## mult16_top
module mult16_top (
  input         clk,
  input  [15:0] a,
  input  [15:0] b,
  output [31:0] p
);
Size in the first run: roughly 670 cells after synthesis, roughly 64 flip-flops, roughly 65 I/O pins.
==> flow/config.mk <==
export PLATFORM = sky130hd
export DESIGN_NAME = mult16_top
export DESIGN_NICKNAME = mult16_top
export VERILOG_FILES = /design/flow/design.v
export SDC_FILE = /design/flow/constraint.sdc
export NUM_CORES = 4
export LEC_CHECK = 0
export CAP_MARGIN = 20
export CORE_ASPECT_RATIO = 0.5
export CORE_MARGIN = 9
export CORE_UTILIZATION = 40
export SETUP_SLACK_MARGIN = -1.43
export SLEW_MARGIN = 20
export TNS_END_PERCENT = 5
==> flow/constraint.sdc <==
create_clock -name core_clock -period 15.0 [get_ports {clk}]
set_input_delay 3.0000 -clock core_clock [delete_from_list [all_inputs] [get_ports {clk}]]
set_output_delay 3.0000 -clock core_clock [all_outputs]
set_load 0.01 [all_outputs]
run.sh (not shown) runs the stock make flow with config.mk's settings and CLKGATE_MAP_FILE=.
Then changed:
--- a/flow/config.mk
+++ b/flow/config.mk
@@ -8,5 +8,7 @@
-export CAP_MARGIN = 20
-export CORE_ASPECT_RATIO = 0.5
-export CORE_MARGIN = 9
-export CORE_UTILIZATION = 40
-export SETUP_SLACK_MARGIN = -1.43
+export ABC_AREA = 0
+export CAP_MARGIN = 5
+export CORE_MARGIN = 2
+export CORE_UTILIZATION = 58
+export CTS_CLUSTER_DIAMETER = 328
+export CTS_CLUSTER_SIZE = 98
+export PLACE_DENSITY = 0.42
The changed run completed with no timing, DRC or antenna violations.
Design area decreases slightly.
Final cell count shrinks by a little under a tenth.
Sequential share of layout area rose by 0.11 points.
Area after synthesis is unchanged.
Routed wire length shrinks by roughly a tenth.
Worst setup slack is better by 0.087 ns.
Die area fell by well over a third.
Clock-buffer cell count is unchanged.

---

== amber ==
Starting RTL as in the previous note.
make LEC_CHECK=0 ABC_AREA=1 CAP_MARGIN=20 CORE_MARGIN=2 CORE_UTILIZATION=72 PLACE_DENSITY_LB_ADDON=0.14 SLEW_MARGIN=20 finish   # period 9.28 ns
amber -> stages 100% | layout checks FAIL | negative setup slack
For indigo, these inputs were changed with respect to amber:
# amber
export LEC_CHECK = 0
export ABC_AREA = 1
export CAP_MARGIN = 20
export CORE_MARGIN = 2
export CORE_UTILIZATION = 72
export PLACE_DENSITY_LB_ADDON = 0.14
export SLEW_MARGIN = 20
create_clock -name core_clock -period 9.28 [get_ports {clk}]
# indigo
export LEC_CHECK = 0
export CAP_MARGIN = 20
export CORE_MARGIN = 2
export CORE_UTILIZATION = 63
export SLEW_MARGIN = 20
create_clock -name core_clock -period 5.59 [get_ports {clk}]
## What came out
The final report for indigo shows a completed flow and a layout that fails verification, specifically negative setup slack.
On delay of the slowest cell on the worst path, indigo and amber are basically level.
Between amber and indigo, overall via count from detail_route decreased.
Count of antenna-violating nets left after detailed routing came out exactly the same in indigo and amber.
Post-route fraction of the period consumed by the critical path ended up 90 points higher on indigo than on amber.
Per the comparison of indigo with amber, die width went up, post-detailed-route via-to-cell ratio fell 0.099.
Setup changes, indigo to violet
# indigo
export LEC_CHECK = 0
export CAP_MARGIN = 20
export CORE_MARGIN = 2
export CORE_UTILIZATION = 63
export SLEW_MARGIN = 20
create_clock -name core_clock -period 5.59 [get_ports {clk}]
# violet
export LEC_CHECK = 0
export CAP_MARGIN = 20
export CORE_MARGIN = 2
export CORE_UTILIZATION = 72
export PLACE_DENSITY = 0.68
export SLEW_MARGIN = 20
create_clock -name core_clock -period 12.0 [get_ports {clk}]
### Flow results
The flow completed for violet, but it is not clean: the layout still shows negative setup slack.
STATUS run=indigo STAGES=ALL_DONE FINAL_CHECKS=FAILED CAUSE=negative setup slack
violet has worst setup slack above what indigo had.
Per the comparison of violet with indigo, minimum period implied by the final worst setup slack fell by 0.035 ns; final cycle utilization of the critical path shows a reduction of 120 points; global-route usage went up; wire length decreased 1.1%.
## Diff of input files: ember against violet
# violet
export LEC_CHECK = 0
export CAP_MARGIN = 20
export CORE_MARGIN = 2
export CORE_UTILIZATION = 72
export PLACE_DENSITY = 0.68
export SLEW_MARGIN = 20
create_clock -name core_clock -period 12.0 [get_ports {clk}]
# ember
export LEC_CHECK = 0
export ABC_AREA = 1
export CAP_MARGIN = 20
export CORE_MARGIN = 2
export CORE_UTILIZATION = 72
export PLACE_DENSITY_LB_ADDON = 0.14
export SLEW_MARGIN = 20
create_clock -name core_clock -period 9.75 [get_ports {clk}]
## What came out
Ran to the end and failed final checks on negative setup slack: violet. The flow completed for ember, but it is not clean: the layout still shows negative setup slack. ember against violet: average size of a mapped cell went down about 4.3%; post-synthesis cell count went up; proportion of cell area spent on the clock network moved up; flip-flop count essentially unchanged; final critical path time including I/O delays and setup now smaller. Compared with violet, final wirelength in ember increased by more than 10%. ember has count of clock buffers in the final design below what violet had. violet was smaller in final cell area than ember.
